Design cordic_2taylor, start of the top module:
module cordic_2taylor (
input clk,
input reset,
input signed [15:0] ang,
input signed [15:0] xin,
input signed [15:0] yin,
output signed [15:0] Xout,
output signed [15:0] Yout);
==> flow/config.mk <==
export PLATFORM = sky130hd
export DESIGN_NAME = cordic_2taylor
export DESIGN_NICKNAME = cordic_2taylor
export VERILOG_FILES = /design/flow/design.v
export SDC_FILE = /design/flow/constraint.sdc
export NUM_CORES = 4
export LEC_CHECK = 0
export CAP_MARGIN = 0
export CORE_MARGIN = 2
export CORE_UTILIZATION = 72
export CTS_CLUSTER_DIAMETER = 104
export MAX_ROUTING_LAYER = met4
export PLACE_DENSITY = 0.66
export SETUP_SLACK_MARGIN = 1.5
export SLEW_MARGIN = 20
export TNS_END_PERCENT = 5
==> flow/constraint.sdc <==
create_clock -name core_clock -period 9.5 [get_ports {clk}]
set_input_delay 1.9000 -clock core_clock [delete_from_list [all_inputs] [get_ports {clk}]]
set_output_delay 1.9000 -clock core_clock [all_outputs]
set_load 0.01 [all_outputs]
run.sh (not shown) runs the stock make flow with config.mk's settings and CLKGATE_MAP_FILE=.
The baseline ran to the end with violations: setup timing.
Then changed:
--- a/flow/config.mk
+++ b/flow/config.mk
@@ -7,10 +7,7 @@
 export LEC_CHECK = 0
-export CAP_MARGIN = 0
+export CAP_MARGIN = 20
 export CORE_MARGIN = 2
-export CORE_UTILIZATION = 72
-export CTS_CLUSTER_DIAMETER = 104
+export CORE_UTILIZATION = 66
 export MAX_ROUTING_LAYER = met4
-export PLACE_DENSITY = 0.66
 export SETUP_SLACK_MARGIN = 1.5
 export SLEW_MARGIN = 20
-export TNS_END_PERCENT = 5
Outcome:
- With this change the flow finished clean
- critical path depth rose by 4
- worst setup slack is better by 1.3 ns
- fmax rose by 14%
- cell count rose by 0.77%
- die area rose by 8.9%
- synthesized cell count stays the same
- wire length fell by 17%
- sequential share of layout area fell by 0.12 points
Then changed:
--- a/flow/config.mk
+++ b/flow/config.mk
@@ -10,4 +10,2 @@
 export CORE_UTILIZATION = 66
-export MAX_ROUTING_LAYER = met4
-export SETUP_SLACK_MARGIN = 1.5
 export SLEW_MARGIN = 20
==> flow/constraint.sdc (replaced) <==
create_clock -name core_clock -period 8.35 [get_ports {clk}]
set_input_delay 1.6700 -clock core_clock [delete_from_list [all_inputs] [get_ports {clk}]]
set_output_delay 1.6700 -clock core_clock [all_outputs]
set_load 0.01 [all_outputs]
The new run completed and failed the layout checks on setup timing.
Hold slack gets worse by 0.026 ns.
Final cell count climbs by 1.4%.
Non-clock buffer count climbs by 74.
Setup slack gets worse by 1.0 ns.
Synthesized area is unchanged.
Global-route usage barely changes.
Synthesized cell count stays the same.
Register-to-register slack gets worse by 1.0 ns.


Starting RTL as in the previous note.
clock: 7.15 ns
lec_check: 0
cap_margin: 20
core_margin: 2
core_utilization: 72
cts_cluster_diameter: 373
hold_slack_margin: -0.1
place_density: 0.65
setup_slack_margin: -0.71
slew_margin: 20
The baseline died in global routing, error GRT-0232.
==> next run, changes <==
--- a/flow/config.mk
+++ b/flow/config.mk
@@ -8,8 +8,4 @@
 export CAP_MARGIN = 20
 export CORE_MARGIN = 2
-export CORE_UTILIZATION = 72
-export CTS_CLUSTER_DIAMETER = 373
-export HOLD_SLACK_MARGIN = -0.1
-export PLACE_DENSITY = 0.65
-export SETUP_SLACK_MARGIN = -0.71
+export CORE_UTILIZATION = 18
 export SLEW_MARGIN = 20
==> flow/constraint.sdc (replaced) <==
create_clock -name core_clock -period 9.78 [get_ports {clk}]
set_input_delay 1.9560 -clock core_clock [delete_from_list [all_inputs] [get_ports {clk}]]
set_output_delay 1.9560 -clock core_clock [all_outputs]
set_load 0.01 [all_outputs]
After rerunning: This time the run completed with no timing, DRC or antenna violations. Synthesized cell count does not change. Synthesized area is unchanged. Die area went up to 3.9 times its value.
==> next run, changes <==
--- a/flow/config.mk
+++ b/flow/config.mk
@@ -8,4 +8,4 @@
 export CAP_MARGIN = 20
 export CORE_MARGIN = 2
-export CORE_UTILIZATION = 18
+export CORE_UTILIZATION = 40
 export SLEW_MARGIN = 20
Synthesized cell count stays the same.
Fmax barely changes.
Hold slack is worse by 0.021 ns.
Non-clock buffer count grows by 2.
Register-to-register slack is better by 0.04 ns.
Worst setup slack improved by 0.022 ns.
Synthesized area stays the same.
Clock-buffer cell count shrinks by 1.
Core utilization grows by 26 points.
Global-route usage is higher by 11 points.
==> next run, changes <==
--- a/flow/config.mk
+++ b/flow/config.mk
@@ -8,4 +8,6 @@
 export CAP_MARGIN = 20
 export CORE_MARGIN = 2
-export CORE_UTILIZATION = 40
+export CORE_UTILIZATION = 72
+export PLACE_DENSITY = 0.65
+export SETUP_SLACK_MARGIN = -0.71
 export SLEW_MARGIN = 20
==> flow/constraint.sdc (replaced) <==
create_clock -name core_clock -period 7.15 [get_ports {clk}]
set_input_delay 1.4300 -clock core_clock [delete_from_list [all_inputs] [get_ports {clk}]]
set_output_delay 1.4300 -clock core_clock [all_outputs]
set_load 0.01 [all_outputs]
- The new run aborted during global routing (GRT-0232)
- synthesized cell count is unchanged
- synthesized area stays the same
- die size is lower by 44%


== run 1 ==
The RTL this note starts from:
==> flow/design.v <==
module sin_h(
    input signed [15:0] r_in,
    output signed [15:0] r_out
    );
     wire signed [15:0] a,b,c,d;
     assign a = r_in + (r_in >>> 2);
     assign b = (a >>> 4)+(r_in >>> 6);
     assign c = b+a; 
     assign d = (c >>> 5)+(r_in);
     assign r_out = d >>>1;     
endmodule
module cos_h(
    input signed [15:0] r,
    output signed [15:0] r_o
    );
    wire signed [15:0] a,b,c,d;
  assign a = r + (r >>> 2);
  assign b = r + (a >>> 2);
  assign c = b >>> 9;
  assign d = r + (r >>> 3);
  assign r_o = c+d;
endmodule
module sinh_23(
    input signed [15:0] rin,
    input S,
    output signed [15:0] rout
    );
     wire signed [15:0] a,b,c,d,e;
     assign a = (rin >>> 4)+ rin;
     assign b = rin + (rin >>> 9);
     assign c = b + (a >>> 7);
     assign d = c >>> 2;
     assign e = b >>> 3;
     assign rout = S? d:e;
endmodule
module cosh_23(
    input signed [15:0] ri,
    input sel,
    output signed [15:0] ro
    );
    wire signed [15:0] a,b,c,d;
    assign a = ri >>>7;
    assign b = (ri >>> 8)+ ri;
    assign c = b >>> 5;
    assign d = sel? c:b;
    assign ro = d + ri;
endmodule
module sinh_45(
    input signed [15:0] rin,
    input s,
    output signed [15:0] rout    
    );
    wire signed [15:0] a,b,c;
    assign a = rin >>> 4;
    assign b = rin >>> 5;
    assign c = s? a:b;
    assign rout = c;
endmodule
module cosh_45(
    input signed [15:0] rin,
    input s,
    output signed [15:0] rout    
    );
    wire signed [15:0] a,b,c;
    assign a = rin >>> 11;
    assign b = rin >>> 9;
    assign c = s? b:a;
    assign rout = rin + c;
endmodule
module stage_1(
    input signed [15:0] x_in,
    input signed [15:0] y_in,
    input signed [15:0] ang_in,
    input clk,
    input reset,
    output reg signed [15:0] x_out,
    output reg signed [15:0] y_out,
    output reg signed [15:0] ang_out
    );
    wire signed [15:0] p,q,u,v,abs_theta;
    assign abs_theta = ang_in[15] ? (~ang_in + 1'b1) : ang_in;
    reg signed [15:0] r,s,w,x,z,k; 
    sin_h S1(.r_in(y_in), .r_out(q));
    sin_h S2(.r_in(x_in), .r_out(u));
    cos_h C1(.r(x_in), .r_o(p));
    cos_h C2(.r(y_in), .r_o(v));
    always @(posedge clk, posedge reset)
    begin
    if(reset)
      begin
      x_out <= 16'b0000000000000000;
      y_out <= 16'b0000000000000000;
      ang_out <= 16'b0000000000000000;
      end
    else
    begin
      if (abs_theta <= 16'b0001000000000000)
         begin
         x_out <= x_in;
         y_out <= y_in;
         ang_out <= ang_in;
         end
      else 
         begin
         case(ang_in[15])
         1'b0: begin 
              x_out <= p+q; 
              y_out <= u+v; 
              ang_out <= ang_in - 16'b0010000000000000; 
              end
         1'b1: begin 
              x_out <= p-q; 
              y_out <= v-u; 
              ang_out <= ang_in + 16'b0010000000000000; 
              end
          endcase
         end
  end
end
endmodule
module stage_23(
    input signed [15:0] x_pr,
    input signed [15:0] y_pr,
    input signed [15:0] ang_pr,
    input clk,
    input reset,
    output reg signed [15:0] sx2_op,
    output reg signed [15:0] sy2_op,
    output reg signed [15:0] sa2_op
    );
  wire signed [15:0] abs_theta,o1,o2,o3,o4,w1,w2,w3,w4;
  assign abs_theta = ang_pr[15] ? (~ang_pr + 1'b1) : ang_pr;
  wire sel23;
  assign sel23 = (abs_theta > 16'b0000110000000000)?1'b1:1'b0;
  sinh_23 S1(.rin(x_pr),.S(sel23),.rout(o1));
  sinh_23 S2(.rin(y_pr),.S(sel23),.rout(o2));
  cosh_23 C1(.ri(x_pr),.sel(sel23),.ro(o3));
  cosh_23 C2(.ri(y_pr),.sel(sel23),.ro(o4)); 
always @(posedge clk, posedge reset)
begin
  if(reset)
      begin
      sx2_op <= 16'b0000000000000000;
      sy2_op<= 16'b0000000000000000;
      sa2_op <= 16'b0000000000000000;
      end
  else 
     begin
     if (abs_theta > 16'b0000110000000000 | abs_theta <= 16'b0000010000000000)
      begin
      sx2_op <= x_pr;
      sy2_op <= y_pr;
      sa2_op <= ang_pr;
      end
  else
      begin
         if(ang_pr[15])
          begin
          sx2_op <= o3 - o2;
          sy2_op <= o4 - o1;
          sa2_op <= sel23? (ang_pr + 16'b0001000000000000) : (ang_pr + 16'b0000100000000000);
          end
         else
          begin
          sx2_op <= o3 + o2;
          sy2_op <= o4 + o1;
          sa2_op <= sel23? (ang_pr - 16'b0001000000000000) : (ang_pr - 16'b0000100000000000);
          end
      end 
    end
end
endmodule  
module stage_45(
    input signed [15:0] sx2_op,
    input signed [15:0] sy2_op,
    input signed [15:0] sa2_op,
    input clk,
    input reset,
    output reg signed [15:0] x_nxt,
    output reg signed [15:0] y_nxt,
    output reg signed [15:0] ang_nxt
    );
    wire signed [15:0] o5,o6,o7,o8,w5,w6,w7,w8,abs_theta2;
    wire sel45;
    assign abs_theta2 = sa2_op[15] ? (~sa2_op + 1'b1) : sa2_op;
    assign sel45 = (abs_theta2 > 16'b0000001100000000)? 1'b1:1'b0;
sinh_45 S3(.rin(sx2_op),.s(sel45),.rout(o5));
sinh_45 S4(.rin(sy2_op),.s(sel45),.rout(o6));
cosh_45 C3(.rin(sx2_op),.s(sel45),.rout(o7));
cosh_45 C4(.rin(sy2_op),.s(sel45),.rout(o8));
always @(posedge clk, posedge reset)
begin
   if(reset)
      begin
      x_nxt <= 16'b0000000000000000;
      y_nxt <= 16'b0000000000000000;
      ang_nxt <= 16'b0000000000000000;
      end
   else
      begin
         if(abs_theta2 <= 16'b0000000100000000)
             begin
             x_nxt <= sx2_op;
             y_nxt <= sy2_op;
             ang_nxt <= sa2_op;
             end 
         else
             begin
             if(sa2_op[15])
                begin
                x_nxt <= o7 - o5;
                y_nxt <= o8 - o6;
                ang_nxt <= sel45? (sa2_op + 16'b0000010000000000) : (sa2_op + 16'b0000001000000000);
                end
             else
                begin
                x_nxt <= o7 + o5;
                y_nxt <= o8 + o6;
                ang_nxt <= sel45? (sa2_op - 16'b0000010000000000) : (sa2_op - 16'b0000001000000000);
                end
             end
      end
end
endmodule
module last_stage(
    input signed [15:0] x3,
    input signed [15:0] y3,
    input signed [15:0] ang3,
    input clk,
    input reset,
    output reg signed [15:0] xf,
    output reg signed [15:0] yf
    );
    wire signed [15:0] abs_theta,w1,w2,w3,w4,w5,w6;
    assign abs_theta = ang3[15] ? (~ang3 + 1'b1) : ang3;
    wire [3:0] k;
    assign k = abs_theta[15:12] + abs_theta[11];
    assign w1 = y3 >>> 9;
    assign w2 = x3 >>> 9;
    assign w3 = k*w1;
    assign w4 = k*w2;
    always @(posedge clk, posedge reset)
    begin
       if (reset)
         begin
         xf <= 16'b0000000000000000;
         yf <= 16'b0000000000000000;
         end
       else 
          begin
               if (ang3[15])
                 begin
                 xf <= x3 + w3;
                 yf <= y3 + w4;
                 end
               else 
                 begin
                 xf <= x3 - w3;
                 yf <= y3 - w4;
                 end
          end
    end
endmodule
`timescale 1ns / 100ps
module cordic_2taylor (
input clk,
input reset,
input signed [15:0] ang,
input signed [15:0] xin,
input signed [15:0] yin,
output signed [15:0] Xout,
output signed [15:0] Yout);
wire signed [15:0] x1, y1, theta1;           
wire signed [15:0] x2, y2, theta2;           
wire signed [15:0] x3, y3, theta3;           
    stage_1 S1(xin,yin,ang,clk,reset,x1,y1,theta1);
    stage_23 S2(x1,y1,theta1,clk,reset,x2,y2,theta2);
    stage_45 S3(x2,y2,theta2,clk,reset,x3,y3,theta3);
    last_stage S4(x3,y3,theta3,clk,reset,Xout,Yout);
endmodule
Settings: LEC_CHECK=0, CAP_MARGIN=20, CORE_MARGIN=2, CORE_UTILIZATION=69, CTS_CLUSTER_DIAMETER=103, SETUP_SLACK_MARGIN=2.33, SLEW_MARGIN=20; clock period 8.24 ns.
No final results exist for run 1, since it was stopped by error GRT-0232 during global routing (5_1_grt).
Inputs modified between run 1 and run 2:
Settings: swapping 2.33 for -0.63 in SETUP_SLACK_MARGIN.
Run 2 finished all stages; layout check result: FAIL, due to setup timing. Placement-stage worst setup slack: run 2 higher than run 1. Reported for run 1 and run 2, synthesized area turned out identical to the last digit. Re synthesized cell count: no difference whatsoever between run 2 and run 1. Half-perimeter wire length after detailed placement, run 1 and run 2: smaller value in run 2. Diff run 1 -> run 2: total die size about even; final weighted congestion of routability-driven global placement now larger; post-CTS setup-driven buffer insertion count shrank by 70%; total placed instance area decreased by 2.4% relative to the old numbers.
> inputs changed (run 2 -> run 3)
Settings: clearing CTS_CLUSTER_DIAMETER, which used to be 103; clearing SETUP_SLACK_MARGIN, which used to be -0.63; swapping 69 for 66 in CORE_UTILIZATION.
Notes after the runs:
- The flow completed for run 2, but it is not clean: the layout still shows setup timing.
- Although it ran to completion, run 3 produced a layout that fails the final checks because of setup timing.
- Required time of the worst setup path (run 3 over run 2): increase, 0.02 ns
- Final critical-path required period, run 2 and run 3: lower on run 2
Changes in run 4 relative to run 3:
Settings: putting PLACE_DENSITY_LB_ADDON at 0.07 where nothing was set; putting SETUP_SLACK_MARGIN at 2.41 where nothing was set; putting CTS_CLUSTER_DIAMETER at 103 where nothing was set; swapping 66 for 72 in CORE_UTILIZATION.
Results
- Re total CTS buffers: no difference whatsoever between run 4 and run 3.
- Lower placeable core region was reported by run 4, not run 3.
- Run 4 vs run 3: number of buffers inserted to repair setup after CTS down
- Side by side, HPWL after detailed placement turned out higher in run 4 than in run 3.
- Run 4 — die area 8.2% lower, run 3 as reference
- Run 4 did not finish; a tool error ended it in global routing (5_1_grt).
- Yosys chip area came out exactly the same in run 4 and run 3.
Input changes introduced in run 5 (baseline for comparison: run 4):
Settings: SETUP_SLACK_MARGIN removed (was 2.41); CTS_CLUSTER_DIAMETER removed (was 103); CORE_UTILIZATION changed from 72 to 65; PLACE_DENSITY_LB_ADDON removed (was 0.07); the clock period (ns, I/O delays scaled along) changed from 8.24 to 11.7.
Results
In the flow results for run 4 and run 5, the number of buffers inserted to repair setup after CTS is larger on run 4.
Number of resized instances in the post-cts repair step ends up higher on run 4.
Vertical die dimension ends up lower on run 4.
Run 5 ran to completion and came out clean on the timing, DRC and antenna checks.
Placeable core area was higher in the run labelled run 5.
## Diff of input files: run 6 against run 5
Settings: changing CORE_UTILIZATION from 65 to 68; changing the clock period (ns, I/O delays scaled along) from 11.7 to 7.82.
Notes after the runs:
In run 6 the implementation ran to completion but is not tape-out ready, as the final checks report setup timing.
Highest routing layer actually used = met4: run 5; highest routing layer actually used = met5: run 6
Taking run 5 over run 6, the post-detailed-routing wire length ratio works out to 0.65.
Taking run 5 as the reference, in run 6 via count increased by 7672 relative to the old numbers; multi-input combinational cell count closely matched the old numbers; number of diodes added for antenna fixing increased by 5 relative to the old numbers.
STATUS final area: run 6 loses against run 5
